== job 8961 ==
Design apb_top, start of the top module:
module apb_top #(parameter ADDRESS=8, parameter DATA =8, parameter LOCATION=64)(
input PCLK,PRESETn,transfer,READ_WRITE,
input [ADDRESS-1:0] apb_write_paddr,apb_read_paddr,
input [DATA-1:0] apb_write_data,
output [DATA-1:0] apb_read_data_out);
For scale: ~3000 cells after synthesis, roughly 36 I/O pins, about 25000 sq um of cells after synthesis.
clock: 1.82 ns
lec_check: 0
abc_area: 1
cap_margin: 0
core_aspect_ratio: 0.91
core_margin: 2
core_utilization: 72
cts_cluster_diameter: 396
cts_cluster_size: 10
hold_slack_margin: 0.29
place_density: 0.37
setup_slack_margin: 0.54
slew_margin: 20
tns_end_percent: 5
run.sh (not shown) runs the stock make flow with config.mk's settings and CLKGATE_MAP_FILE=.
The flow ended early for job 8961: it failed with a tool error in global routing (5_1_grt).
Input-level comparison between job 9099 and job 8961:
- a deleted CORE_ASPECT_RATIO that had been 0.91
- a change of SETUP_SLACK_MARGIN from 0.54 to -0.09
- a change of TNS_END_PERCENT from 5 to 35
- a deleted CTS_CLUSTER_DIAMETER that had been 396
- a change of CAP_MARGIN from 0 to 20
- a change of HOLD_SLACK_MARGIN from 0.29 to -0.08
- a deleted ABC_AREA that had been 1
- a change of CTS_CLUSTER_SIZE from 10 to 27
- a deleted PLACE_DENSITY that had been 0.37
- a change of the clock period (ns, I/O delays scaled along) from 1.82 to 1.67
Findings:
Status for job 8961 and job 9099: no clean run. Job 9099: average footprint of a synthesized cell higher than job 8961. Register area share after synthesis delta for job 9099 relative to job 8961: 4.4 points higher. Taking job 8961 as the reference, in job 9099 number of instances in the synthesized netlist decreased by 20% relative to the old numbers; placer congestion estimate saw an increase; multiplexer share of the synthesized area lower. The synthesized netlist net count number comes out lower for job 9099 vs job 8961. [compare] base=job 8961 new=job 9099: post-synthesis share of cell area spent on and, or, nand and nor gates -12 points, HPWL after detailed placement +42%.
## Diff of input files: job 9791 against job 9099
- swapping 27 for 10 in CTS_CLUSTER_SIZE
- clearing HOLD_SLACK_MARGIN, which used to be -0.08
- putting PLACE_DENSITY at 0.6 where nothing was set
- clearing TNS_END_PERCENT, which used to be 35
- putting ABC_AREA at 1 where nothing was set
- swapping -0.09 for 0.2 in SETUP_SLACK_MARGIN
- swapping 1.67 for 2.5 in the clock period (ns, I/O delays scaled along)
[summary]
- Final weighted congestion of routability-driven global placement for job 9791: 0.31 down relative to job 9099
- Job 9791 did not stop at any stage, and its layout met the timing, DRC and antenna checks.
- Job 9791 vs job 9099: row count up by a few percent
- Placement-stage cell area was higher in the run labelled job 9099.
- Chip area in the Yosys report for job 9791: 8.4% up relative to job 9099
- In the metrics for job 9791 and job 9099, the one carrying the lower die size is job 9099.
- Between job 9791 and job 9099, it is job 9791 whose register share after synthesis is lower, by 4.4 points.
- For the initial core utilization, job 9791 came in 0.37 points lower than job 9099 did.
- Half-perimeter wire length of the detailed placement result sits lower in job 9791 than in job 9099.
Relative to job 9791, the following input files were edited for job 5054:
- changing CORE_UTILIZATION from 72 to 68
- removing CTS_CLUSTER_SIZE (formerly 10)
- changing SETUP_SLACK_MARGIN from 0.2 to 0.65
### Flow results
- Job 5054 completed end to end with timing, DRC and antenna clean.
- From job 9791 to job 5054 the numbers moved as follows: post-layout worst setup margin up 0.22 ns, clock latency on the worst-skew pair held.
- What job 9791 reported for final wirelength has to be multiplied by 1.07 to get the figure for job 5054.
- Job 5054 against job 9791; first-iteration DRC count is up by more than 10%.
- Worst-case hold slack: job 5054 better than job 9791
- Diff job 9791 -> job 5054: clock-buffer cell count went up, area of all placed cells without fillers went up.
Edits applied to the flow inputs when going from job 5054 to job 3906:
- CORE_UTILIZATION now 58, was 68
- PLACE_DENSITY no longer set, was 0.6
- SETUP_SLACK_MARGIN now -0.21, was 0.65
- ABC_AREA no longer set, was 1
==> comparison <==
- Job 3906 had finished all stages when the layout checks came back failing, citing setup timing.
- Number of vias in the routed layout (job 3906 over job 5054): increase, about 2.7%
- Taking job 5054 as the reference, in job 3906 detailed-routed wire length on met2 moved up; wire length reported by the detailed router moved up; sequential fraction of total cell area moved up; overall power consumption moved down; synthesized cell count moved down.
- Lower synthesized area per cell was reported by job 5054, not job 3906.
- Going from job 5054 to job 3906, relative area change from synthesis to final layout grows by 6.1 points.
- On number of antenna violations at the first check in global routing: between job 5054 and job 3906, it ends up higher for job 3906.
- For job 3906, the source of the critical timing path was apb_read_paddr[2], unlike job 5054, where it was READ_WRITE.
- Net count entering floorplan (higher): job 5054
- In the final reports, the cell area of job 3906 is smaller than that of job 5054.

---

== sierra ==
The RTL this note starts from:
==> flow/design.v <==
module master_apb #(parameter ADDR_WIDTH=8, parameter DATA_WIDTH =8, parameter STATE=2 )(
input PCLK,
input PRESETn,
input [ADDR_WIDTH-1:0] apb_write_paddr,
input [DATA_WIDTH-1:0] apb_write_data,
input [ADDR_WIDTH-1:0] apb_read_paddr,
input READ_WRITE,
input PREADY,
input transfer,
input [DATA_WIDTH-1:0] PRDATA,
output PWRITE,
output reg PSEL,
output reg PENABLE,
output [ADDR_WIDTH-1:0] PADDR,
output reg[DATA_WIDTH-1:0] PWDATA,
output reg [DATA_WIDTH-1:0] apb_read_data_out
);
parameter IDLE=2'b00;
parameter SETUP=2'b01;
parameter ACCESS=2'b11;
reg [STATE-1:0] current_state,next_state;
wire [DATA_WIDTH-1:0] temp_read;
always @(posedge PCLK or negedge PRESETn)
begin
if(!PRESETn)
current_state<=IDLE;
else
current_state<=next_state;
end
always @(*)
begin
case (current_state)
IDLE: 
begin
if(transfer==1'b1)
next_state=SETUP;
else
next_state=IDLE;
end
SETUP:
begin
next_state=ACCESS;
end
ACCESS:
begin
if(PREADY==1'b1&&transfer==1'b1)
next_state=SETUP;
else if(PREADY==1'b1&&transfer==1'b0)
next_state=IDLE;
else
next_state=ACCESS;
end
default:
next_state=IDLE;
endcase
end
always@(*)
begin
PWDATA='b0;
case(current_state)
IDLE:
begin
PSEL=1'b0;
PENABLE=1'b0;
end
SETUP:
begin
PSEL=1'b1;
PENABLE=1'b0;
PWDATA=apb_write_data;
end
ACCESS:
begin
PSEL=1'b1;
PENABLE=1'b1;
PWDATA=apb_write_data;
end
default:
begin
PSEL=1'b0;
PENABLE=1'b0;
end
endcase
end
always @(posedge PCLK or negedge PRESETn)
begin
if(!PRESETn)
apb_read_data_out<='b0;
else if (current_state==ACCESS && PWRITE==1'b0)
apb_read_data_out<=PRDATA;
end
assign PWRITE=READ_WRITE;
assign PADDR= READ_WRITE?apb_write_paddr:apb_read_paddr;
endmodule
module RAM_slave #(parameter ADDRESS=8, parameter DATA=8, parameter LOCATION=64, parameter STATES=3)(
input PWRITE,PCLK,PRESETn,
input PSEL1,
input PENABLE,
input [ADDRESS-1:0] paddr,
input [DATA-1:0] pwdata,
output reg [DATA-1:0] prdata,
output reg PREADY
);
parameter IDLE=2'b00;
parameter TRANSFER=2'b01;
parameter WRITE=2'b11;
parameter READ=2'b10;
localparam AW=$clog2(LOCATION);
reg [STATES-1:0] current_state,next_state;
reg [DATA-1:0] memory [0:LOCATION-1];
integer i;
always @(posedge PCLK or negedge PRESETn )
begin
if(!PRESETn)
current_state<=IDLE;
else
current_state<=next_state;
end
always @(*)
begin
case (current_state)
IDLE: 
if(PSEL1==1'b1)
next_state=TRANSFER;
else 
next_state=IDLE;
TRANSFER:
next_state=IDLE;
default:
next_state=IDLE;
endcase
end
always @(*)
if(!PRESETn)
begin
prdata='b0;
PREADY=1'b0;
end
else
begin
    case(current_state)
    IDLE:
    begin
        prdata='b0;
        PREADY=1'b0;
    end
    TRANSFER:
    begin
        PREADY=1'b1;
	if(PWRITE==1'b0)
	if(paddr<LOCATION)
	prdata=memory[paddr[AW-1:0]];
	else
	prdata='b0;	
        else
	 prdata='b0;
    end
default:
begin
prdata='b0;
        PREADY=1'b0;
end
    endcase
end
always @(posedge PCLK or negedge PRESETn)
begin
if(!PRESETn)
begin
    for(i=0;i<LOCATION;i=i+1)
    memory[i]<='b0;
end
else if(current_state==TRANSFER&&PWRITE==1'b1&&paddr<LOCATION)
memory[paddr[AW-1:0]]<=pwdata;
end
endmodule
module apb_top #(parameter ADDRESS=8, parameter DATA =8, parameter LOCATION=64)(
input PCLK,PRESETn,transfer,READ_WRITE,
input [ADDRESS-1:0] apb_write_paddr,apb_read_paddr,
input [DATA-1:0] apb_write_data,
output [DATA-1:0] apb_read_data_out);
wire PWRITE;
wire PREADY;
wire PSEL1;
wire PENABLE;
wire [ADDRESS-1:0] paddr;
wire [DATA-1:0] pwdata,prdata;
master_apb #(.ADDR_WIDTH(ADDRESS),.DATA_WIDTH(DATA)) master(
.PCLK(PCLK),
.PRESETn(PRESETn),
.apb_write_paddr(apb_write_paddr),
.apb_write_data(apb_write_data),
.apb_read_paddr(apb_read_paddr),
.READ_WRITE(READ_WRITE),
.PREADY(PREADY),
.transfer(transfer),
.PRDATA(prdata),
.PWRITE(PWRITE),
.PSEL(PSEL1),
.PENABLE(PENABLE),
.PADDR(paddr),
.PWDATA(pwdata),
.apb_read_data_out(apb_read_data_out));
RAM_slave #(.ADDRESS(ADDRESS),.DATA(DATA), .LOCATION(LOCATION)) slave_dut (
.PWRITE(PWRITE),
.PCLK(PCLK),
.PRESETn(PRESETn),
.PSEL1(PSEL1),
.PENABLE(PENABLE),
.paddr(paddr),
.pwdata(pwdata),
.prdata(prdata),
.PREADY(PREADY)
);
endmodule
clock: 5.65 ns
lec_check: 0
cap_margin: 20
cell_pad_in_sites_global_placement: 3
core_aspect_ratio: 1.09
core_margin: 2
core_utilization: 44
cts_cluster_size: 27
gpl_routability_driven: 0
gpl_timing_driven: 0
hold_slack_margin: 0.24
slew_margin: 30
tns_end_percent: 35
#### Input delta (violet over sierra)
==> flow/config.mk <==
export PLATFORM = sky130hd
export DESIGN_NAME = apb_top
export DESIGN_NICKNAME = apb_top
export VERILOG_FILES = /design/flow/design.v
export SDC_FILE = /design/flow/constraint.sdc
export NUM_CORES = 4
export LEC_CHECK = 0
export CAP_MARGIN = 20
export CORE_ASPECT_RATIO = 0.53
export CORE_MARGIN = 2
export CORE_UTILIZATION = 40
export GPL_ROUTABILITY_DRIVEN = 0
export PLACE_DENSITY = 0.6
export SETUP_SLACK_MARGIN = -0.1
export SLEW_MARGIN = 20
==> flow/constraint.sdc <==
create_clock -name core_clock -period 5.0 [get_ports {PCLK}]
set_input_delay 1.0000 -clock core_clock [delete_from_list [all_inputs] [get_ports {PCLK}]]
set_output_delay 1.0000 -clock core_clock [all_outputs]
set_load 0.01 [all_outputs]
Notes after the runs:
sierra and violet all finish clean. When violet is set beside sierra, its placed wire-length estimate after detailed placement turns out to be about 18% smaller. violet -> sierra: final cell count flat. Looking at worst hold margin, violet sits 0.070 ns higher than sierra does. violet against sierra; average wire per cell in the routed design is down by more than 10%. Setup slack: violet less than sierra. Reported for sierra and violet, reported max-cap violation count turned out identical to the last digit. Power delta for violet relative to sierra: about 6% higher. Relative to sierra, the relative slew slack of violet is lower by 13 points. Across both runs, part of the total power dissipated in combinational logic was lower for violet than for sierra. | number of gates on the worst path with buffers counted | higher: sierra |.

---

Starts from the design.v that is shown in full above.
clock: 1.8 ns
lec_check: 0
cap_margin: 20
core_margin: 2
core_utilization: 72
cts_cluster_size: 27
hold_slack_margin: -0.08
setup_slack_margin: 0.52
slew_margin: 20
tns_end_percent: 35
The baseline aborted during 4_1_cts.
Next try:
Settings changed: CORE_UTILIZATION 72 to 64, CTS_CLUSTER_SIZE 27 to unset, HOLD_SLACK_MARGIN -0.08 to unset, SETUP_SLACK_MARGIN 0.52 to unset, TNS_END_PERCENT 35 to unset.
Clock period 1.8 ns to 2.5 ns, I/O delays scaled along.
Outcome:
- The new run produced a layout that fails on negative setup slack
- area after synthesis stays the same
- die area grows by 12%
- synthesized cell count does not change

---

== v23 ==
RTL: the design.v shown in full above, as it stands there.
Settings: LEC_CHECK=0, CAP_MARGIN=20, CELL_PAD_IN_SITES_GLOBAL_PLACEMENT=2, CORE_MARGIN=2, CORE_UTILIZATION=39, CTS_CLUSTER_SIZE=33, GPL_ROUTABILITY_DRIVEN=1, GPL_TIMING_DRIVEN=1, MAX_ROUTING_LAYER=met5, PLACE_DENSITY=0.77, SETUP_SLACK_MARGIN=0.95, SLEW_MARGIN=20, TNS_END_PERCENT=90; clock period 5.97 ns.
v23: PASS, flow complete, no timing, DRC or antenna violations
> inputs changed (v23 -> v59)
# v23
export LEC_CHECK = 0
export CAP_MARGIN = 20
export CELL_PAD_IN_SITES_GLOBAL_PLACEMENT = 2
export CORE_MARGIN = 2
export CORE_UTILIZATION = 39
export CTS_CLUSTER_SIZE = 33
export GPL_ROUTABILITY_DRIVEN = 1
export GPL_TIMING_DRIVEN = 1
export MAX_ROUTING_LAYER = met5
export PLACE_DENSITY = 0.77
export SETUP_SLACK_MARGIN = 0.95
export SLEW_MARGIN = 20
export TNS_END_PERCENT = 90
create_clock -name core_clock -period 5.97 [get_ports {PCLK}]
# v59
export LEC_CHECK = 0
export ABC_AREA = 1
export CAP_MARGIN = 20
export CORE_MARGIN = 2
export CORE_UTILIZATION = 72
export CTS_CLUSTER_SIZE = 10
export PLACE_DENSITY = 0.36
export SETUP_SLACK_MARGIN = 0.37
export SLEW_MARGIN = 20
create_clock -name core_clock -period 2.5 [get_ports {PCLK}]
## What came out
Taking v23 as the reference, in v59 setup slack of the critical path after layout now sits lower; met1 layer wirelength in the final routing now sits lower.
apb_read_data_out[1] as the end point of the critical path was reported by v59, and master.apb_read_data_out[4] by v23.
The run showing the greater final clock period utilization by the worst path is v59.
For v23, the worst min-delay path category was flip-flop to flip-flop, unlike v59, where it was input pin to asynchronous set/reset pin.
Going from v23 to v59, number of multi-input combinational cells grows by 435.
Comparing v59 and v23, the higher total CTS buffers was measured on v59.
Higher final-layout worst hold slack goes to v23 over v59.
v59 vs v23: number of iterations in the first detailed-routing pass up in v59
v59 vs. v23: clock tree cell share of total cell area now smaller; share of synthesized cell area in and, or, nand and nor gates now larger.
Modified inputs, v44 compared to v59
# v59
export LEC_CHECK = 0
export ABC_AREA = 1
export CAP_MARGIN = 20
export CORE_MARGIN = 2
export CORE_UTILIZATION = 72
export CTS_CLUSTER_SIZE = 10
export PLACE_DENSITY = 0.36
export SETUP_SLACK_MARGIN = 0.37
export SLEW_MARGIN = 20
create_clock -name core_clock -period 2.5 [get_ports {PCLK}]
# v44
export LEC_CHECK = 0
export ABC_AREA = 1
export CAP_MARGIN = 20
export CORE_MARGIN = 2
export CORE_UTILIZATION = 70
export CTS_CLUSTER_SIZE = 25
export PLACE_DENSITY = 0.6
export SETUP_SLACK_MARGIN = 0.65
export SLEW_MARGIN = 20
create_clock -name core_clock -period 2.5 [get_ports {PCLK}]
- v44 finished every stage; the final checks, however, were not passed, the failures being negative setup slack.
- Lower worst slack on hold paths goes to v44 over v59.
- Clock insertion delay at the later pin of the skew report of v44 is on par with v59.
- Comparing v44 and v59, the lower average wire length per cell after detail routing was measured on v59.
- Going from v59 to v44, layout overhead on the synthesized area now sits higher, share of the clock period used by the worst path now sits higher, met1 usage now sits lower, final setup TNS now sits lower, data arrival time at the worst-slack endpoint now sits higher.
- Total CTS buffers (lower): v44
- Compared to v59, v44 shows a narrower setup margin.
Inputs modified between v44 and v30:
# v44
export LEC_CHECK = 0
export ABC_AREA = 1
export CAP_MARGIN = 20
export CORE_MARGIN = 2
export CORE_UTILIZATION = 70
export CTS_CLUSTER_SIZE = 25
export PLACE_DENSITY = 0.6
export SETUP_SLACK_MARGIN = 0.65
export SLEW_MARGIN = 20
create_clock -name core_clock -period 2.5 [get_ports {PCLK}]
# v30
export LEC_CHECK = 0
export CAP_MARGIN = 20
export CORE_MARGIN = 2
export CORE_UTILIZATION = 42
export PLACE_DENSITY = 0.6
export SLEW_MARGIN = 20
create_clock -name core_clock -period 4.5 [get_ports {PCLK}]
==> results <==
v30 has completed all stages; timing, DRC and antenna checks passed.
v30: layout-stage area growth over the synthesis result is 9.6 points lower than what v44 reported.
A dominant kind of combinational cell of simple AND/OR/NAND/NOR gates is what v44 shows, while AND-OR/OR-AND gates belongs to v30.
Looking at sequential area share after synthesis across v44 and v30, the one that comes out lower is v44.
Buffer share of cell area: v44 and v30 compared, lower one is v30
No activity file was given, so power comes from the tool's default toggle rates.
